// ahb_slave
module ahb_slave (
    input  wire        HCLK,         
    input  wire        HRESETn,      
    input  wire [31:0] HADDR,        
    input  wire        HWRITE,       
    input  wire [2:0]  HSIZE,        
    input  wire [2:0]  HBURST,       
    input  wire [3:0]  HPROT,        
    input  wire [1:0]  HTRANS,       
    input  wire        HMASTLOCK,    
    input  wire        HSEL,         
    input  wire [31:0] HWDATA,       
    output wire [31:0] HRDATA,       
    output wire        HREADY,       
    output wire        HRESP,        
    input  wire [3:0]  HWSTRB,       
    output wire [31:0] tdr_o,        
    output wire [31:0] lcr_o,        
    output wire [31:0] ocr_o,        
    output wire [31:0] fcr_o,        
    output wire [31:0] ier_o,        
    output wire [31:0] hcr_o,        
    input  wire [31:0] rdr_i,        
    input  wire [31:0] lsr_i,        
    input  wire [31:0] iir_i         
);
    logic        write_read;      
    logic        error_flag;      
    logic        transfer_valid;  
    logic [31:0] addr;            
    logic [2:0]  size;            
    logic [2:0]  burst;           
    logic [3:0]  prot;            
    logic        mastlock;        
    logic [3:0]  strb;            
    logic [31:0] write_data;      
    logic [31:0] read_data;       
    ahb_slave_controller u_controller (
        .HCLK(HCLK),
        .HRESETn(HRESETn),
        .HWRITE(HWRITE),
        .HTRANS(HTRANS),
        .HSEL(HSEL),
        .HADDR(HADDR),
        .HSIZE(HSIZE),
        .HBURST(HBURST),
        .HPROT(HPROT),
        .HMASTLOCK(HMASTLOCK),
        .HWSTRB(HWSTRB),
        .HWDATA(HWDATA),
        .HREADY(HREADY),
  ...
Size in the first run: roughly 1600 cells after synthesis, roughly 240 flip-flops, roughly 410 I/O pins, roughly 12000 µm² of cells after synthesis.
Settings: LEC_CHECK=0, ABC_AREA=1, CAP_MARGIN=20, CELL_PAD_IN_SITES_DETAIL_PLACEMENT=2, CELL_PAD_IN_SITES_GLOBAL_PLACEMENT=2, CORE_ASPECT_RATIO=0.71, CORE_MARGIN=9, CORE_UTILIZATION=40, CTS_CLUSTER_SIZE=28, GPL_TIMING_DRIVEN=0, HOLD_SLACK_MARGIN=0.21, MIN_ROUTING_LAYER=met2, SLEW_MARGIN=10, TNS_END_PERCENT=45; clock period 7.08 ns.
run.sh (not shown) runs the stock make flow with config.mk's settings and CLKGATE_MAP_FILE=.
The baseline stopped in global placement (GPL-0301).
Then changed:
Settings changed: ABC_AREA 1 to not set, CELL_PAD_IN_SITES_DETAIL_PLACEMENT 2 to not set, CELL_PAD_IN_SITES_GLOBAL_PLACEMENT 2 to not set, CORE_ASPECT_RATIO 0.71 to not set, CORE_MARGIN 9 to 2, CORE_UTILIZATION 40 to 70, CTS_CLUSTER_SIZE 28 to 59, GPL_TIMING_DRIVEN 0 to not set, HOLD_SLACK_MARGIN 0.21 to not set, MIN_ROUTING_LAYER met2 to not set, SLEW_MARGIN 10 to 20, TNS_END_PERCENT 45 to not set.
Clock period 7.08 ns to 3.11 ns, I/O delays scaled along.
=>
- The new run failed in detailed placement (DPL-0038)
- synthesized area is higher by about 5%
- synthesized cell count is lower by 36%
- die size is lower by about 50%
Then changed:
Settings changed: CORE_UTILIZATION 70 to 68, CTS_CLUSTER_SIZE 59 to 61, HOLD_SLACK_MARGIN set to -0.08, TNS_END_PERCENT set to 5.
Clock period 3.11 ns to 3.59 ns, I/O delays scaled along.
Effect: The changed run aborted during clock tree synthesis. Synthesized cell count does not change. Area after synthesis does not change. Die size climbs by a few percent.
Then changed:
Settings changed: CORE_UTILIZATION 68 to 58, CTS_CLUSTER_SIZE 61 to not set, HOLD_SLACK_MARGIN -0.08 to not set, TNS_END_PERCENT 5 to not set.
Clock period 3.59 ns to 4.88 ns, I/O delays scaled along.
What happened:
- This time the run ran to the end with no violations
- die size rises by about 17%
- area after synthesis stays the same
- synthesized cell count is unchanged


== the reference run ==
Starting RTL as in the previous note.
Settings: LEC_CHECK=0, ABC_AREA=1, CAP_MARGIN=20, CELL_PAD_IN_SITES_DETAIL_PLACEMENT=2, CELL_PAD_IN_SITES_GLOBAL_PLACEMENT=2, CORE_ASPECT_RATIO=0.71, CORE_MARGIN=9, CORE_UTILIZATION=40, GPL_TIMING_DRIVEN=0, HOLD_SLACK_MARGIN=-0.02, MIN_ROUTING_LAYER=met2, SLEW_MARGIN=25, TNS_END_PERCENT=45; clock period 7.08 ns.
FAIL the reference run @ global placement (3_3_place_gp): tool exited with error
#### Input delta (the trial run over the reference run)
==> flow/config.mk <==
export PLATFORM = sky130hd
export DESIGN_NAME = ahb_slave
export DESIGN_NICKNAME = ahb_slave
export VERILOG_FILES = /design/flow/design.v
export SDC_FILE = /design/flow/constraint.sdc
export NUM_CORES = 4
export LEC_CHECK = 0
export CAP_MARGIN = 20
export CORE_MARGIN = 2
export CORE_UTILIZATION = 40
export GPL_TIMING_DRIVEN = 0
export MIN_ROUTING_LAYER = met2
export SLEW_MARGIN = 20
Results
- NOTE synthesized cell count the reference run->the trial run decreased by more than a quarter
- When the final numbers for the reference run and the trial run were put side by side, the floorplan core area turned out to be smaller in the reference run.
- Post-synthesis compound-gate area fraction sits higher in the trial run than in the reference run.
- Summary — effective utilization at floorplan, the trial run relative to the reference run: lower, by 0.25 points.
- Re die span in x: the reference run was higher than the trial run.
- As far as count of flip-flops with a built-in enable after synthesis goes, the reference run and the trial run are indistinguishable; the numbers are identical.
- Diff the reference run -> the trial run | count of distinct cell types in the synthesized netlist | up by more than 100%
- Re number of nets at floorplan: the reference run and the trial run aren't equal, and the lower value belongs to the trial run.
- Simple-gate share of the synthesized area: the reference run and the trial run compared, lower one is the trial run
- Layout checks on the trial run: not met. Flow itself completed; violations: setup timing.


job 5436:
Starting RTL as in the previous note.
// ahb_slave
module ahb_slave (
    input  wire        HCLK,         
    input  wire        HRESETn,      
    input  wire [31:0] HADDR,        
    input  wire        HWRITE,       
    input  wire [2:0]  HSIZE,        
    input  wire [2:0]  HBURST,       
    input  wire [3:0]  HPROT,        
    input  wire [1:0]  HTRANS,       
    input  wire        HMASTLOCK,    
    input  wire        HSEL,         
    input  wire [31:0] HWDATA,       
    output wire [31:0] HRDATA,       
    output wire        HREADY,       
    output wire        HRESP,        
    input  wire [3:0]  HWSTRB,       
    output wire [31:0] tdr_o,        
    output wire [31:0] lcr_o,        
    output wire [31:0] ocr_o,        
    output wire [31:0] fcr_o,        
    output wire [31:0] ier_o,        
    output wire [31:0] hcr_o,        
    input  wire [31:0] rdr_i,        
    input  wire [31:0] lsr_i,        
    input  wire [31:0] iir_i         
);
==> flow/config.mk <==
export PLATFORM = sky130hd
export DESIGN_NAME = ahb_slave
export DESIGN_NICKNAME = ahb_slave
export VERILOG_FILES = /design/flow/design.v
export SDC_FILE = /design/flow/constraint.sdc
export NUM_CORES = 4
export LEC_CHECK = 0
export ABC_AREA = 1
export CAP_MARGIN = 0
export CELL_PAD_IN_SITES_DETAIL_PLACEMENT = 2
export CELL_PAD_IN_SITES_GLOBAL_PLACEMENT = 2
export CORE_ASPECT_RATIO = 0.71
export CORE_MARGIN = 9
export CORE_UTILIZATION = 40
export CTS_CLUSTER_SIZE = 36
export GPL_TIMING_DRIVEN = 1
export HOLD_SLACK_MARGIN = 0.21
export MAX_ROUTING_LAYER = met4
export MIN_ROUTING_LAYER = met2
export PLACE_DENSITY_LB_ADDON = 0.02
export SETUP_SLACK_MARGIN = 0.4
export SLEW_MARGIN = 10
export TNS_END_PERCENT = 45
==> flow/constraint.sdc <==
create_clock -name core_clock -period 7.08 [get_ports {HCLK}]
set_input_delay 1.4160 -clock core_clock [delete_from_list [all_inputs] [get_ports {HCLK}]]
set_output_delay 1.4160 -clock core_clock [all_outputs]
set_load 0.01 [all_outputs]
The flow ended early for job 5436: it failed with a tool error in 3_3_place_gp.
The following lists how job 1255 was set up differently from job 5436:
- clearing MAX_ROUTING_LAYER, which used to be met4
- clearing CELL_PAD_IN_SITES_GLOBAL_PLACEMENT, which used to be 2
- clearing TNS_END_PERCENT, which used to be 45
- swapping 40 for 68 in CORE_UTILIZATION
- clearing CORE_ASPECT_RATIO, which used to be 0.71
- clearing CTS_CLUSTER_SIZE, which used to be 36
- clearing HOLD_SLACK_MARGIN, which used to be 0.21
- clearing PLACE_DENSITY_LB_ADDON, which used to be 0.02
- clearing SETUP_SLACK_MARGIN, which used to be 0.4
- clearing MIN_ROUTING_LAYER, which used to be met2
- clearing CELL_PAD_IN_SITES_DETAIL_PLACEMENT, which used to be 2
- swapping 0 for 20 in CAP_MARGIN
- swapping 9 for 2 in CORE_MARGIN
- swapping 10 for 20 in SLEW_MARGIN
- clearing GPL_TIMING_DRIVEN, which used to be 1
- putting PLACE_DENSITY at 0.37 where nothing was set
- swapping 7.08 for 3.32 in the clock period (ns, I/O delays scaled along)
## What came out
Job 1255 | ERROR | 3_3_place_gp. Diff job 5436..job 1255 | count of instantiated cells in the yosys netlist | unchanged. From job 1255 to job 5436, share of synthesized registers carrying an async set or reset did not move at all. Reported for job 5436 and job 1255, post-synthesis area per instance turned out identical to the last digit. Job 1255: die boundary width is about 40% lower than what job 5436 reported. Row count in job 1255 vs job 5436: down 9.4%. Diff job 1255..job 5436 | synthesized net count | unchanged. Going from job 5436 to job 1255, die size lost 18000 um^2; synthesized area neither gained nor lost much; die outline height lost 27 um. In the metrics for job 5436 and job 1255, the one carrying the higher area of the core is job 5436.
#### Input delta (job 8128 over job 1255)
- MAX_ROUTING_LAYER newly set to met4
- CTS_CLUSTER_SIZE newly set to 53
- SLEW_MARGIN changed from 20 to 40
- CORE_UTILIZATION changed from 68 to 57
- PLACE_DENSITY_LB_ADDON newly set to 0.27
- PLACE_DENSITY removed (was 0.37)
### Flow results
- From the logs: job 8128 reached the end of the flow and failed the layout checks with setup timing.
- Between job 1255 and job 8128, the flow reports area of the core increasing by more than 10%.
- Delta (job 8128 minus job 1255): starting density of the core moved down; area fraction in compound gates closely matched the old numbers.
- Summary — chip width, job 8128 relative to job 1255: higher, by 9.0%.
- Job 1255 -> job 8128: count of library flops with an enable pin delta 0, exact match
- Diff job 1255..job 8128 | number of placed I/O pins | unchanged
- From job 8128 to job 1255, number of unique standard cell types used by synthesis did not move at all.
- NOTE overall die area job 1255->job 8128 increased by more than 10%
- Going from job 1255 to job 8128, vertical die dimension grew by a little under 10%.
- Post-synth design cell area came out exactly the same in job 1255 and job 8128.
Here is what was changed in the inputs of job 7972 compared with job 8128.
- SLEW_MARGIN changed from 40 to 20
- MAX_ROUTING_LAYER removed (was met4)
- CTS_CLUSTER_SIZE removed (was 53)
- PLACE_DENSITY_LB_ADDON removed (was 0.27)
- ABC_AREA removed (was 1)
- CORE_UTILIZATION changed from 57 to 40
- the clock period (ns, I/O delays scaled along) changed from 3.32 to 4.88
Results
Job 7972 was carried through to the last stage, and its layout satisfied the timing, design-rule and antenna checks.
Against job 8128 as the reference, job 7972 delivers a higher final critical-path setup slack.
Changes observed in job 7972 relative to job 8128: count of nets left with antenna violations after detail routing neither gained nor lost much, area after synthesis picked up an extra 610 um^2, overall power of the completed layout lost about 18%, worst relative slew slack lost 9.0 points.
A uppermost layer routed of met5 is what job 7972 shows, while met4 belongs to job 8128.
In the metrics for job 7972 and job 8128, the one carrying the higher cell count of the worst reg-to-reg path is job 8128.
Diff job 8128 -> job 7972: cell count lost 489, power dissipated in combinational cells neither gained nor lost much.
Modified inputs, job 3632 compared to job 7972
- CORE_UTILIZATION: 40 -> 51
- the clock period (ns, I/O delays scaled along): 4.88 -> 3.03
## What came out
In job 3632 the implementation completed, yet the final layout does not meet the checks, the culprit being setup timing.
Higher first-pass iteration count of the detailed router was reported by job 3632, not job 7972.
Job 3632: part of the power in combinational logic 3.0 points above job 7972
From job 7972 to job 3632 the numbers moved as follows: clock network fraction of design power lost 2.5 points; post-detailed-routing wire length lost about 3.7%; die size lost about 20%; worst-case setup margin in the final layout lost 620 ps.
The proportion of final cell area spent on non-clock buffers reported for job 3632 is greater than that of job 7972 by 3.9 points.
In the reports for job 3632 and job 7972, the larger met2 track utilization from global routing belongs to job 3632.
A slowest stage cell on the critical path of sky130_fd_sc_hd__dfrtp_1 is what job 7972 shows, while sky130_fd_sc_hd__or4_4 belongs to job 3632.
Sort job 3632 and job 7972 by worst relative slew slack, ascending, and job 7972 comes first.
Power figures rest on the tool's default switching activity, not on a simulated workload.
